== v12 ==
## Calculator_top
module Calculator_top(
    input wire [3:0] a, 
    input wire [3:0] b,
    input wire clk, 
    input wire rst, 
    input wire enter, 
    input wire back,
    input wire up, 
    input wire down,
    output wire [3:0] an, 
    output wire [7:0] seg,
    output reg bin_ind
);
Size in the first run: roughly 27 I/O pins, ~13000 um^2 of cells after synthesis.
make LEC_CHECK=0 CAP_MARGIN=20 CORE_MARGIN=2 CORE_UTILIZATION=58 CTS_CLUSTER_SIZE=72 HOLD_SLACK_MARGIN=-0.1 SETUP_SLACK_MARGIN=1.15 SLEW_MARGIN=20 TNS_END_PERCENT=5 finish   # period 6.54 ns
run.sh (not shown) runs the stock make flow with config.mk's settings and CLKGATE_MAP_FILE=.
The flow for v12 finished, though final verification flagged negative setup slack.
#### Input delta (v58 over v12)
Settings: swapping 1.15 for -0.62 in SETUP_SLACK_MARGIN; clearing TNS_END_PERCENT, which used to be 5; clearing CTS_CLUSTER_SIZE, which used to be 72; clearing HOLD_SLACK_MARGIN, which used to be -0.1; swapping 6.54 for 10.9 in the clock period (ns, I/O delays scaled along).
### Flow results
v12 -> stages 100% | layout checks FAIL | negative setup slack. Having completed the whole flow, v58 delivered a layout that passed the timing, DRC and antenna checks. Compared with v12, v58 shows a slew of the pin with the lowest slew margin that is 180 ps higher. Diff v12 -> v58: wire length per cell after detailed routing decreased by 1.1% relative to the old numbers; via count -2.2%; buffer share of cell area fell by 2.2 points. Setup slack: v58 more than v12. Delta (v58 minus v12): power drawn by the clock network now sits lower; non-clock buffer total of the final layout now sits lower. Diff v12 -> v58: layout clock buffer count saw a decrease; routability congestion estimate saw an increase.
Modified inputs, v35 compared to v58
Settings: a deleted SETUP_SLACK_MARGIN that had been -0.62; an added CTS_CLUSTER_DIAMETER of 400; a change of CORE_UTILIZATION from 58 to 65; an added ABC_AREA of 1; a change of the clock period (ns, I/O delays scaled along) from 10.9 to 6.41.
Findings:
v35 finished all stages; however, its layout fails the closing checks, the failures being negative setup slack. v58 closes out successfully: all stages finished, all timing, DRC and antenna checks passed. v58 → v35: register cell area after layout roughly the same, fraction of the core area occupied by cells at floorplan now sits higher, maximum number of pins on one net before global-route repair -2.0%, layout net count up 307. The standard cells in v35 occupy more silicon area than those in v58 do. Max net load switching power across v58 and v35: v35. Compared with v58, in v35 synthesized area decreased 2.0%, number of buffers created by CTS went down by about 7%, routed via count went up, sequential share of layout area fell 1.7 points.
--- input diff v35..v45 ---
Settings: a change of CORE_UTILIZATION from 65 to 68; a deleted CTS_CLUSTER_DIAMETER that had been 400; a change of the clock period (ns, I/O delays scaled along) from 6.41 to 10.7.
==> results <==
In summary, v45 completed successfully, with a layout that passed the timing, DRC and antenna checks.
v45 ends up with lower signed area change from the synthesized netlist to the final layout than v35 does.
In v45 relative to v35, cell count had gone down by a few percent.
Max met3 track demand over resource in global routing across v35 and v45: v35
Lower required time at the endpoint of the critical path goes to v35 over v45.
Going from v35 to v45, the worst setup slack was found to have gone up by 2700 ps.
Relative to v35, proportion of final cell area spent on non-clock buffers has decreased by 4.7 points in v45.
Of v35 and v45, v35 shows the higher area of the placeable core, with v45 below it.
Summary of v45 over v35: met2 routing resource usage after global routing down 2.2 points; overall via count from detail_route fell 656; final routed wirelength across all metal layers fell by about 12%.
> inputs changed (v45 -> v48)
Settings: an added GPL_ROUTABILITY_DRIVEN of 1; a change of CAP_MARGIN from 20 to 5; an added MIN_ROUTING_LAYER of met1; a change of the clock period (ns, I/O delays scaled along) from 10.7 to 7.25.
[summary]
- Looking at master of the slowest instance on the critical path, the sky130_fd_sc_hd__clkdlybuf4s50_1 result is from v45; the sky130_fd_sc_hd__or2_4 one comes from v48.
- Measured against v48, the count of routing violations after the opening detailed-route iteration of v45 comes out at 0.52 times the reference value.
- Compare v45 and v48 | met3 track demand over resource in global routing higher: v48
- Re post-route antenna net violation count: no difference whatsoever between v45 and v48.
- Completing all stages was not enough for v48: its layout failed the final checks because of negative setup slack.


Calculator_top again, from the RTL that the note above started with.
export LEC_CHECK = 0
export ABC_AREA = 1
export CAP_MARGIN = 20
export CELL_PAD_IN_SITES_GLOBAL_PLACEMENT = 3
export CORE_MARGIN = 5
export CORE_UTILIZATION = 40
export GPL_ROUTABILITY_DRIVEN = 0
export MAX_ROUTING_LAYER = met4
export MIN_ROUTING_LAYER = met2
export SLEW_MARGIN = 15
export TNS_END_PERCENT = 15
create_clock -name core_clock -period 19.4 [get_ports {clk}]
The baseline finished with timing, DRC and antenna clean.
Edit:
ABC_AREA = default   (was 1)
CELL_PAD_IN_SITES_GLOBAL_PLACEMENT = default   (was 3)
CORE_MARGIN = 2   (was 5)
GPL_ROUTABILITY_DRIVEN = default   (was 0)
MAX_ROUTING_LAYER = default   (was met4)
MIN_ROUTING_LAYER = default   (was met2)
SETUP_SLACK_MARGIN = 2.96   (was default)
SLEW_MARGIN = 20   (was 15)
TNS_END_PERCENT = default   (was 15)
clock period = 11.5 ns   (was 19.4 ns; I/O delays follow)
Outcome:
- routed wire length fell by 5.8%
- core utilization rose by 1.4 points
- worst setup slack got worse by 4700 ps
- clock power rose by 69%
- clock skew rose by 26 ps
Edit:
CELL_PAD_IN_SITES_GLOBAL_PLACEMENT = 3   (was default)
CORE_MARGIN = 6   (was 2)
SETUP_SLACK_MARGIN = default   (was 2.96)
clock period = 12.0 ns   (was 11.5 ns; I/O delays follow)
Total power drops by 6.5%. Area after synthesis stays the same. Flip-flop count is unchanged.
Edit:
CELL_PAD_IN_SITES_GLOBAL_PLACEMENT = default   (was 3)
CORE_MARGIN = 2   (was 6)
CORE_UTILIZATION = 66   (was 40)
clock period = 11.5 ns   (was 12.0 ns; I/O delays follow)
Outcome: Via count is higher by 3.5%. Clock skew hardly moves. Hold slack gets better by 26 ps.
Edit:
ABC_AREA = 1   (was default)
CORE_UTILIZATION = 72   (was 66)
CTS_CLUSTER_DIAMETER = 101   (was default)
clock period = 8.13 ns   (was 11.5 ns; I/O delays follow)
The new run ran to the end with violations: setup timing.
Total power is higher to 2.5 times its value.
Final cell count is higher by about a fifth.
Design area is higher by a few percent.
Utilization is higher by 14 points.
Worst setup slack is worse by 1600 ps.
Worst hold slack is worse by 9.6 ps.
Edit:
ABC_AREA = default   (was 1)
CORE_UTILIZATION = 70   (was 72)
CTS_CLUSTER_DIAMETER = default   (was 101)
CTS_CLUSTER_SIZE = 39   (was default)
SETUP_SLACK_MARGIN = -0.62   (was default)
clock period = 11.7 ns   (was 8.13 ns; I/O delays follow)
The changed run passed the timing, DRC and antenna checks.
Die area rose by 4.8%.
Non-clock buffer count is lower by 106.
Hold slack loses 3.1 ps.
Setup slack improves by 1600 ps.
Synthesized area goes up by 2.0%.
Design area is lower by 7.3%.
Power fell by 61%.
Clock power decreases by 36%.


Starting RTL as in the previous note.
==> flow/config.mk <==
export PLATFORM = sky130hd
export DESIGN_NAME = Calculator_top
export DESIGN_NICKNAME = Calculator_top
export VERILOG_FILES = /design/flow/design.v
export SDC_FILE = /design/flow/constraint.sdc
export NUM_CORES = 4
export LEC_CHECK = 0
export CAP_MARGIN = 20
export CELL_PAD_IN_SITES_GLOBAL_PLACEMENT = 3
export CORE_MARGIN = 6
export CORE_UTILIZATION = 40
export MAX_ROUTING_LAYER = met4
export SLEW_MARGIN = 5
==> flow/constraint.sdc <==
create_clock -name core_clock -period 19.4 [get_ports {clk}]
set_input_delay 3.8800 -clock core_clock [delete_from_list [all_inputs] [get_ports {clk}]]
set_output_delay 3.8800 -clock core_clock [all_outputs]
set_load 0.01 [all_outputs]
Change:
--- a/flow/config.mk
+++ b/flow/config.mk
@@ -8,3 +8,2 @@
-export CAP_MARGIN = 20
-export CELL_PAD_IN_SITES_GLOBAL_PLACEMENT = 3
-export CORE_MARGIN = 6
+export CAP_MARGIN = 10
+export CORE_MARGIN = 2
@@ -12,2 +11,3 @@
-export MAX_ROUTING_LAYER = met4
-export SLEW_MARGIN = 5
+export GPL_ROUTABILITY_DRIVEN = 0
+export GPL_TIMING_DRIVEN = 0
+export SLEW_MARGIN = 20
==> flow/constraint.sdc (replaced) <==
create_clock -name core_clock -period 12.0 [get_ports {clk}]
set_input_delay 2.4000 -clock core_clock [delete_from_list [all_inputs] [get_ports {clk}]]
set_output_delay 2.4000 -clock core_clock [all_outputs]
set_load 0.01 [all_outputs]
Effect: Wire length came out lower by a few percent; hold slack improved by 0.0056 ns; design area came out higher by a few percent; register-to-register slack got worse by 3.4 ns; first-iteration DRC count came out higher by a quarter to a third; non-clock buffer count came out higher by 53; worst setup slack got worse by 4.3 ns; critical path depth came out higher by 3; sequential share of layout area came out lower by 0.97 points; combinational power came out higher by well over a third; area after synthesis does not change.
Change:
--- a/flow/config.mk
+++ b/flow/config.mk
@@ -7,0 +8 @@
+export ABC_AREA = 1
@@ -8,0 +10 @@
+export CELL_PAD_IN_SITES_DETAIL_PLACEMENT = 2
@@ -10 +12,2 @@
-export CORE_UTILIZATION = 40
+export CORE_UTILIZATION = 65
+export CTS_CLUSTER_DIAMETER = 59
@@ -12,0 +16 @@
+export MIN_ROUTING_LAYER = met2
==> flow/constraint.sdc (replaced) <==
create_clock -name core_clock -period 8.09 [get_ports {clk}]
set_input_delay 1.6180 -clock core_clock [delete_from_list [all_inputs] [get_ports {clk}]]
set_output_delay 1.6180 -clock core_clock [all_outputs]
set_load 0.01 [all_outputs]
The new run did not get past detailed placement.
Synthesized cell count increases by 14%.
Synthesized area fell by 2.0%.
Die size came out lower by 39%.


## north
Calculator_top again, from the RTL that the note above started with.
clock: 16.1 ns
lec_check: 0
cap_margin: 10
core_margin: 2
core_utilization: 40
gpl_routability_driven: 0
gpl_timing_driven: 0
hold_slack_margin: 0.01
min_routing_layer: met2
slew_margin: 20
Modified inputs, south compared to north
Settings: GPL_ROUTABILITY_DRIVEN no longer set, was 0; CORE_UTILIZATION now 70, was 40; MIN_ROUTING_LAYER no longer set, was met2; CTS_CLUSTER_DIAMETER now 101, previously not set; HOLD_SLACK_MARGIN no longer set, was 0.01; CAP_MARGIN now 20, was 10; GPL_TIMING_DRIVEN no longer set, was 0; the clock period (ns, I/O delays scaled along) now 9.85, was 16.1.
==> results <==
south ran in full, but the layout does not pass; the checks complain about setup timing.
Going from north to south, multi-input logic area grew by a few percent.
Sort south and north by starting utilization of the core area desc -> top: south
Top routing layer in use: met5 -> north, met4 -> south
Compared with north, south ends up with more cell area.
For east, these inputs were changed with respect to south:
Settings: SETUP_SLACK_MARGIN: unset -> -0.62; CTS_CLUSTER_DIAMETER: 101 -> unset; CORE_UTILIZATION: 70 -> 68; CTS_CLUSTER_SIZE: unset -> 50; the clock period (ns, I/O delays scaled along): 9.85 -> 11.7.
### Flow results
- Status for east and south: clean finish in east only
- | south | all stages done | FAIL | setup timing |
- The part of the power in registers of east is higher than that of south.
- Relative to south, power has decreased by 510 uW in east.
- Diff south -> east: fraction of power consumed by the clock network picked up an extra 3.3 points, leakage dissipation lost about 4%.
- Compared with south, east shows a higher worst hold slack across all endpoints.
- east against south: global routing met3 resource utilization now sits lower, die size now sits higher, internal power of the cells now sits lower, first-pass GRT wire length now sits lower.
- Total of hold buffers inserted after clock tree synthesis across east and south: no real change.
The inputs of west differ from those of east as listed below.
Settings: putting GPL_ROUTABILITY_DRIVEN at 1 where nothing was set; putting MIN_ROUTING_LAYER at met1 where nothing was set; clearing CTS_CLUSTER_SIZE, which used to be 50; swapping 20 for 35 in CAP_MARGIN; clearing SETUP_SLACK_MARGIN, which used to be -0.62; swapping 11.7 for 8.61 in the clock period (ns, I/O delays scaled along).
## What came out
Summary of east and west: one run falls short of a clean finish, namely west.
Measured slew at the worst slew-check pin ends up higher on east.
In the tables for east and west, relative area of non-clock buffer cells in the final design reads lower with east.
Diff east -> west: utilization climbed 4.4 points, power shows an increase of 880 uW, share of cell area taken by multi-input logic gates fell by 0.90 points.
Going from east to west, the setup TNS was found to have gone down by 1.94 ns.
Overall track demand over capacity in global routing: west higher than east
Re simple-gate share of the synthesized area: no difference whatsoever between east and west.
Relative to west, the following input files were edited for middle:
Settings: CORE_MARGIN: 2 -> 7; CAP_MARGIN: 35 -> 30; ABC_AREA: unset -> 1; CTS_CLUSTER_SIZE: unset -> 59; CORE_UTILIZATION: 68 -> 24; the clock period (ns, I/O delays scaled along): 8.61 -> 6.52.
### Flow results
Complete run, failing final checks: middle, reason setup timing. Looking at relative area of clock buffers and inverters in the final design across west and middle, the one that comes out higher is west. Relative to west, total power has gone up in middle. middle ends up with a pin count of the biggest net entering global routing that is 23 lower than in west. Taking west as the reference, in middle reported clock group power went up; count of cells resized by post-cts repair went up.


maple:
Starting RTL as in the previous note.
Design Calculator_top, start of the top module:
module Calculator_top(
    input wire [3:0] a, 
    input wire [3:0] b,
    input wire clk, 
    input wire rst, 
    input wire enter, 
    input wire back,
    input wire up, 
    input wire down,
    output wire [3:0] an, 
    output wire [7:0] seg,
    output reg bin_ind
);
    reg [2:0] op; 
    wire [7:0] calculator_result;  
    reg [31:0] display_value;  
    reg convert_value_enable;  
    wire up_d; wire down_d; wire enter_d; wire back_d; wire rst_d;  
    Debounce dd(.btn(down), .clk(clk), .led(down_d));
    Debounce ud(.btn(up), .clk(clk), .led(up_d));
    Debounce ed(.btn(enter), .clk(clk), .led(enter_d));
    Debounce bd(.btn(back), .clk(clk), .led(back_d));
    Debounce rd(.btn(rst), .clk(clk), .led(rst_d)); 
    Calculator calc(.a(a), .b(b), .op(op), .out(calculator_result));
    wire [15:0] BCD_result; 
    reg [11:0] value_to_convert; 
    wire bcd_val_rdy; 
    val_bcd VAL(.clk(clk), .reset(rst_d), .en(convert_value_enable), .count(value_to_convert), .rdy(bcd_val_rdy), .BCD(BCD_result));
    wire [31:0] BCD_seg;
    reg [31:0] BCD_seg_buffer;
    bcd_seg A(.BCD(BCD_result[15:12]),.s(BCD_seg[31:24]));
    bcd_seg B(.BCD(BCD_result[11:8]),.s(BCD_seg[23:16]));
    bcd_seg C(.BCD(BCD_result[7:4]),.s(BCD_seg[15:8]));
    bcd_seg D(.BCD(BCD_result[3:0]),.s(BCD_seg[7:0]));
    wire [31:0] op_seg;
    op_seg OPS(.OP(op), .s(op_seg)); 
    parameter DISP_ZEROS = 32'b0000_0011_0000_0011_0000_0011_0000_0011;
    Multi_Driver md(.segValues(display_value), .clk(clk), .rst(rst_d), .an(an), .seg(seg));
    parameter IDLE = 0;  
    parameter VALUE_SET = 1;
    parameter CONV = 2;  
    parameter RES = 3;  
    parameter OP = 4;  
    reg [1:0] result_neg; 
    reg [2:0] cs;  
    reg [2:0] ns;  
    always @(posedge clk) begin
        if(op < 4) begin  
            value_to_convert <= (1000 * calculator_result[3]) + (100 * calculator_result[2]) + (10 * calculator_result[1]) + (calculator_result[0]);
        end 
        else if(op == 5) begin  
             if(calculator_result[7]) begin  
                 result_neg[0] <= 1; 
                 value_to_convert <= {{8{1'b0}}, ((~calculator_result) + 1) & 4'b1111};  
                 if((((~calculator_result) + 1) & 4'b1111) >= 10) result_neg[1] <= 1;
                 else result_neg[1] <= 0; 
  ...
==> flow/config.mk <==
export PLATFORM = sky130hd
export DESIGN_NAME = Calculator_top
export DESIGN_NICKNAME = Calculator_top
export VERILOG_FILES = /design/flow/design.v
export SDC_FILE = /design/flow/constraint.sdc
export NUM_CORES = 4
export LEC_CHECK = 0
export ABC_AREA = 1
export CAP_MARGIN = 20
export CORE_MARGIN = 2
export CORE_UTILIZATION = 72
export CTS_CLUSTER_DIAMETER = 101
export CTS_CLUSTER_SIZE = 13
export PLACE_DENSITY_LB_ADDON = 0.1
export SETUP_SLACK_MARGIN = 2.14
export SLEW_MARGIN = 20
==> flow/constraint.sdc <==
create_clock -name core_clock -period 8.13 [get_ports {clk}]
set_input_delay 1.6260 -clock core_clock [delete_from_list [all_inputs] [get_ports {clk}]]
set_output_delay 1.6260 -clock core_clock [all_outputs]
set_load 0.01 [all_outputs]
maple -> stages 100% | layout checks FAIL | setup timing
--- input diff maple..xenon ---
- clearing CTS_CLUSTER_DIAMETER, which used to be 101
- clearing PLACE_DENSITY_LB_ADDON, which used to be 0.1
- clearing SETUP_SLACK_MARGIN, which used to be 2.14
- swapping 72 for 40 in CORE_UTILIZATION
- clearing CTS_CLUSTER_SIZE, which used to be 13
- clearing ABC_AREA, which used to be 1
- swapping 8.13 for 11.5 in the clock period (ns, I/O delays scaled along)
### Flow results
xenon: all stages complete, timing, DRC and antenna checks passed
Count of fill cells added during filler insertion ended up 290% higher on xenon than on maple.
Synthesized cell count in xenon is about 12% lower than in maple
Final-layout non-clock buffer area share was higher in the run labelled maple.
Between maple and xenon, final worst hold slack decreased.
As of xenon, combinational group power had fallen by more than half compared to maple.
First-pass GRT wire length down about 12% in xenon wrt maple
Summary: wire length reported by the detailed router, xenon better than maple
Inputs modified between xenon and indigo:
- swapping 11.5 for 12.0 in the clock period (ns, I/O delays scaled along)
Clock-buffer cell count: indigo vs xenon up 7. indigo -> xenon: number of instances in the synthesized netlist delta 0, exact match. Biggest cell delay along the critical path ends up lower on xenon. The run showing the smaller total power divided by cell area is indigo. Row setup slack: indigo lower / xenon higher. Summary — ratio of final minimum period to clock period, indigo relative to xenon: higher, by 0.41 points. Between xenon and indigo, the flow reports number of global-route vias before repair decreasing slightly. Re combinational power share: xenon and indigo aren't equal, and the lower value belongs to indigo. Against xenon, indigo reports a total power that is lower.
The following lists how sierra was set up differently from indigo:
- CORE_UTILIZATION changed from 40 to 66
- the clock period (ns, I/O delays scaled along) changed from 12.0 to 6.41
- sierra ran in full, but the layout does not pass; the checks complain about setup timing.
- Footprint of the multi-input gates, sierra vs indigo: up by a few percent
- indigo → sierra: overall global routing resource usage rose by 12 points, headroom to the max-slew limit rose by 14 points, share of the clock period used by the worst path rose by 44 points, wire length of the first global-routing pass rose by 4.1%, setup slack of the critical path after layout fell by 3.12 ns.
Power is estimated from default activity; no workload was simulated.
